==> job 9590 <==
## buck_v1_0
module buck_v1_0 #(
  parameter model_data_width = 25,
  parameter model_decimal_width = 16
)(
  input aclk, 
  input resetn, 
  input clock_enable,
  input pwm, 
  input signed [model_data_width-1:0] input_voltage,
  input signed [model_data_width-1:0] period_inductor,
  input signed [model_data_width-1:0] period_capacitor,
  input signed [model_data_width-1:0] inverse_resistor,
  output reg signed [model_data_width-1:0] inductor_current,
  output signed [model_data_width-1:0] capacitor_current,
  output signed [model_data_width-1:0] output_current,
  output reg signed [model_data_width-1:0] output_voltage  
);
Settings: LEC_CHECK=0, ABC_AREA=0, CAP_MARGIN=20, CORE_MARGIN=2, CORE_UTILIZATION=72, CTS_CLUSTER_DIAMETER=372, CTS_CLUSTER_SIZE=98, PLACE_DENSITY=0.39, SLEW_MARGIN=20, TNS_END_PERCENT=30; clock period 16.4 ns.
run.sh (not shown) runs the stock make flow with config.mk's settings and CLKGATE_MAP_FILE=.
==> inputs of job 5471, as changes to job 9590 <==
==> flow/config.mk (replaced) <==
export PLATFORM = sky130hd
export DESIGN_NAME = buck_v1_0
export DESIGN_NICKNAME = buck_v1_0
export VERILOG_FILES = /design/flow/design.v
export SDC_FILE = /design/flow/constraint.sdc
export NUM_CORES = 4
export LEC_CHECK = 0
export CAP_MARGIN = 20
export CELL_PAD_IN_SITES_GLOBAL_PLACEMENT = 2
export CORE_MARGIN = 10
export CORE_UTILIZATION = 40
export GPL_TIMING_DRIVEN = 0
export SLEW_MARGIN = 20
==> flow/constraint.sdc (replaced) <==
create_clock -name core_clock -period 28.0 [get_ports {aclk}]
set_input_delay 5.6000 -clock core_clock [delete_from_list [all_inputs] [get_ports {aclk}]]
set_output_delay 5.6000 -clock core_clock [all_outputs]
set_load 0.01 [all_outputs]
==> inputs of job 5066, as changes to job 9590 <==
==> flow/config.mk (replaced) <==
export PLATFORM = sky130hd
export DESIGN_NAME = buck_v1_0
export DESIGN_NICKNAME = buck_v1_0
export VERILOG_FILES = /design/flow/design.v
export SDC_FILE = /design/flow/constraint.sdc
export NUM_CORES = 4
export LEC_CHECK = 0
export CAP_MARGIN = 20
export CORE_MARGIN = 2
export CORE_UTILIZATION = 65
export CTS_CLUSTER_DIAMETER = 362
export CTS_CLUSTER_SIZE = 100
export SLEW_MARGIN = 20
==> flow/constraint.sdc (replaced) <==
create_clock -name core_clock -period 42.3 [get_ports {aclk}]
set_input_delay 8.4600 -clock core_clock [delete_from_list [all_inputs] [get_ports {aclk}]]
set_output_delay 8.4600 -clock core_clock [all_outputs]
set_load 0.01 [all_outputs]
==> summary of the runs <==
- Job 9590 completed and failed the layout checks on negative setup slack. Job 5066 completed with no timing, DRC or antenna violations. Job 5471 finished clean.
- Between job 5471 and job 9590, the lower core utilization is in job 5471 (gap 40 points).
- Against job 5066, the wire length of job 9590 is higher by about 7%.
- Die size: job 5471 > job 5066 > job 9590.
- The lowest global-route usage belongs to job 5471, the highest to job 9590.
==> figures <==
| metric | job 5471 | job 9590 | job 5066 |
|---|---|---|---|
| Run status | finished clean | failed layout checks | finished clean |
| Reasons for failing layout checks | - | negative setup slack | - |
| Grt met2 use | 0.454 | 0.663 | 0.577 |
| Share of the final layout cell area in sequential cells | 0.0145 | 0.0136 | 0.0148 |
| Width of the die | 420 um | 302 um | 318 um |
| Number of setup violations in the final report | 0 | 24 | 0 |
| Slew at the pin closest to its max-slew limit | 1.23 ns | 1.17 ns | 1.19 ns |
| Critical Path End | output_voltage[24] | output_voltage[24] | capacitor_current[24] |
| Clock Skew | 0.0124 ns | 0.0104 ns | 0.0116 ns |
| Effective utilization at floorplan | 0.403 | 0.726 | 0.653 |
| Number of antenna violations at the first check in global routing | 32 | 6 | 3 |
| Launching point of the worst reg2reg path | output_voltage[8] | output_voltage[7] | output_voltage[7] |


==> build 28: inputs <==
==> flow/design.v <==
module buck_v1_0 #(
  parameter model_data_width = 25,
  parameter model_decimal_width = 16
)(
  input aclk, 
  input resetn, 
  input clock_enable,
  input pwm, 
  input signed [model_data_width-1:0] input_voltage,
  input signed [model_data_width-1:0] period_inductor,
  input signed [model_data_width-1:0] period_capacitor,
  input signed [model_data_width-1:0] inverse_resistor,
  output reg signed [model_data_width-1:0] inductor_current,
  output signed [model_data_width-1:0] capacitor_current,
  output signed [model_data_width-1:0] output_current,
  output reg signed [model_data_width-1:0] output_voltage  
);
  wire signed [model_data_width-1:0] voltage_diff;  
  wire signed [(model_data_width*2)-1:0] voltage_diff_intl_2width;  
  wire signed [model_data_width-1:0] voltage_diff_intl;  
  wire signed [(model_data_width*2)-1:0] capacitor_current_intc_2width;  
  wire signed [model_data_width-1:0] capacitor_current_intc;  
  wire signed [(model_data_width*2)-1:0] output_current_2width;  
  assign voltage_diff = pwm? input_voltage - output_voltage: -output_voltage;
  assign voltage_diff_intl_2width = voltage_diff * period_inductor;
  assign voltage_diff_intl = voltage_diff_intl_2width >>> model_decimal_width;
  always @(posedge aclk)
    if (!resetn)
      inductor_current <= 0;
    else 
      if (clock_enable)
        inductor_current <= inductor_current + voltage_diff_intl;
  assign capacitor_current = inductor_current - output_current;
  assign capacitor_current_intc_2width = capacitor_current * period_capacitor;
  assign capacitor_current_intc = capacitor_current_intc_2width >>> model_decimal_width;
  always @(posedge aclk)
    if (!resetn)
      output_voltage <= 0;
    else 
      if (clock_enable)
        output_voltage <= output_voltage + capacitor_current_intc;
  assign output_current_2width = output_voltage * inverse_resistor;
  assign output_current = output_current_2width >>> model_decimal_width;
endmodule
==> flow/run.sh <==
#!/bin/bash
# the make line also repeats each setting of config.mk as NAME=value (left out here)
make -C /OpenROAD-flow-scripts/flow DESIGN_CONFIG=/design/flow/config.mk WORK_HOME=/design/flow/orfs CLKGATE_MAP_FILE= finish
==> flow/config.mk <==
export PLATFORM = sky130hd
export DESIGN_NAME = buck_v1_0
export DESIGN_NICKNAME = buck_v1_0
export VERILOG_FILES = /design/flow/design.v
export SDC_FILE = /design/flow/constraint.sdc
export NUM_CORES = 4
export LEC_CHECK = 0
export ABC_AREA = 1
export CAP_MARGIN = 0
export CELL_PAD_IN_SITES_GLOBAL_PLACEMENT = 1
export CORE_ASPECT_RATIO = 0.5
export CORE_MARGIN = 2
export CORE_UTILIZATION = 54
export CTS_CLUSTER_DIAMETER = 253
export GPL_ROUTABILITY_DRIVEN = 0
export MIN_ROUTING_LAYER = met1
export PLACE_DENSITY_LB_ADDON = 0.16
export SLEW_MARGIN = 20
export TNS_END_PERCENT = 95
==> flow/constraint.sdc <==
create_clock -name core_clock -period 19.4 [get_ports {aclk}]
set_input_delay 3.8800 -clock core_clock [delete_from_list [all_inputs] [get_ports {aclk}]]
set_output_delay 3.8800 -clock core_clock [all_outputs]
set_load 0.01 [all_outputs]
==> trial 72: changes against build 28 <==
Settings changed: CAP_MARGIN 0 to 20, CELL_PAD_IN_SITES_GLOBAL_PLACEMENT 1 to not set, CORE_ASPECT_RATIO 0.5 to not set, CORE_UTILIZATION 54 to 68, CTS_CLUSTER_DIAMETER 253 to not set, CTS_CLUSTER_SIZE set to 97, GPL_ROUTABILITY_DRIVEN 0 to not set, MIN_ROUTING_LAYER met1 to not set, PLACE_DENSITY set to 0.37, PLACE_DENSITY_LB_ADDON 0.16 to not set, TNS_END_PERCENT 95 to not set.
==> flow/constraint.sdc (replaced) <==
create_clock -name core_clock -period 14.3 [get_ports {aclk}]
set_input_delay 2.8600 -clock core_clock [delete_from_list [all_inputs] [get_ports {aclk}]]
set_output_delay 2.8600 -clock core_clock [all_outputs]
set_load 0.01 [all_outputs]
==> trial 44: changes against build 28 <==
Settings changed: CAP_MARGIN 0 to 20, CELL_PAD_IN_SITES_GLOBAL_PLACEMENT 1 to not set, CORE_UTILIZATION 54 to 72, CTS_CLUSTER_DIAMETER 253 to 372, CTS_CLUSTER_SIZE set to 98, GPL_ROUTABILITY_DRIVEN 0 to not set, MIN_ROUTING_LAYER met1 to not set, PLACE_DENSITY set to 0.39, PLACE_DENSITY_LB_ADDON 0.16 to not set, TNS_END_PERCENT 95 to 30.
==> flow/constraint.sdc (replaced) <==
create_clock -name core_clock -period 14.4 [get_ports {aclk}]
set_input_delay 2.8800 -clock core_clock [delete_from_list [all_inputs] [get_ports {aclk}]]
set_output_delay 2.8800 -clock core_clock [all_outputs]
set_load 0.01 [all_outputs]
==> impl_metrics.csv <==
group,metric,value,unit
place,placed_area,0.0761,sq mm
global_routing,grt_util_met3,56.0,%
status,stop_stage,"global routing (5_1_grt)",
place,hpwl,204000,um
global_routing,grt_use_total,72.0,%
status,error_line,"[ERROR GRT-0232] Routing congestion too high. Check the congestion heatmap in the GUI.",
die,fp-row-count,78,
global_routing,use_met2,90.2,%
status,status,"did not finish",
That was trial 44.
==> impl_metrics.csv <==
group,metric,value,unit
status,status,"timing/DRC/antenna clean",
final_timing,maxSlewHeadroom,16.7,%
place,hpwl,185000,um
global_routing,grt_use_total,35.8,%
final_timing,fin_crit,18.75,ns
global_routing,use_met2,58.3,%
place,placed_area,0.0741,sq mm
die,die_area,0.126,sq mm
That was build 28.
==> impl_metrics.csv <==
group,metric,value,unit
global_routing,grt_use_total,46.7,%
place,placed_area,0.0757,sq mm
place,hpwl,188000,um
global_routing,grt_util_met3,13.7,%
final_timing,finalSetupViolCount,25,
status,status,"complete, but fails checks",
status,check-failures,"negative setup slack",
final_timing,fin_ws,-3.34,ns
die,fp-row-count,114,
That was trial 72.


==> amber <==
Starts from the design.v that is shown in full above.
Settings: LEC_CHECK=0, CAP_MARGIN=20, CORE_ASPECT_RATIO=0.5, CORE_MARGIN=2, CORE_UTILIZATION=23, CTS_CLUSTER_SIZE=11, PLACE_DENSITY=0.78, SLEW_MARGIN=20; clock period 28.0 ns.
==> inputs of lagoon, as changes to amber <==
CORE_UTILIZATION = 40   (was 23)
GPL_TIMING_DRIVEN = 0   (was not set)
PLACE_DENSITY = not set   (was 0.78)
TNS_END_PERCENT = 10   (was not set)
==> inputs of quartz, as changes to amber <==
CORE_ASPECT_RATIO = not set   (was 0.5)
CORE_UTILIZATION = 71   (was 23)
CTS_CLUSTER_DIAMETER = 271   (was not set)
CTS_CLUSTER_SIZE = 36   (was 11)
PLACE_DENSITY = not set   (was 0.78)
==> flow/constraint.sdc (replaced) <==
create_clock -name core_clock -period 14.3 [get_ports {aclk}]
set_input_delay 2.8600 -clock core_clock [delete_from_list [all_inputs] [get_ports {aclk}]]
set_output_delay 2.8600 -clock core_clock [all_outputs]
set_load 0.01 [all_outputs]
==> impl_metrics.tcl <==
# place-and-route summary
set metrics [dict create \
    clock_area_frac 0.002069 \
    dp_slack_ps 3486 \
    vias 47950 \
    tap_cells 3726 \
    post_cts_buffers 0 \
    crit_buf_inv 12 \
    outcome "timing/DRC/antenna clean" \
    gr-usage-met1 0.1488 \
    critPathSlowestCell "clkdlybuf4s50_1" \
    clock_latency_ps 320 \
    grt.total_usage 0.1287 \
    dpl.cell_count 10910 \
]
[end of results for amber]
==> impl_metrics.tcl <==
# place-and-route summary
set metrics [dict create \
    clock_latency_ps 310 \
    outcome "failed layout checks" \
    gr-usage-met1 0.5437 \
    vias 50940 \
    dpl.cell_count 8941 \
    critPathSlowestCell "fa_1" \
    setup_violations 28 \
    so.violations "setup timing" \
    fin_ws_ps -5072 \
]
[end of results for quartz]
==> impl_metrics.tcl <==
# place-and-route summary
set metrics [dict create \
    dpl.cell_count 9517 \
    clock_area_frac 0.002499 \
    gr-usage-met1 0.3670 \
    vias 48580 \
    outcome "timing/DRC/antenna clean" \
    tap_cells 2100 \
    grt.total_usage 0.2688 \
]
[end of results for lagoon]
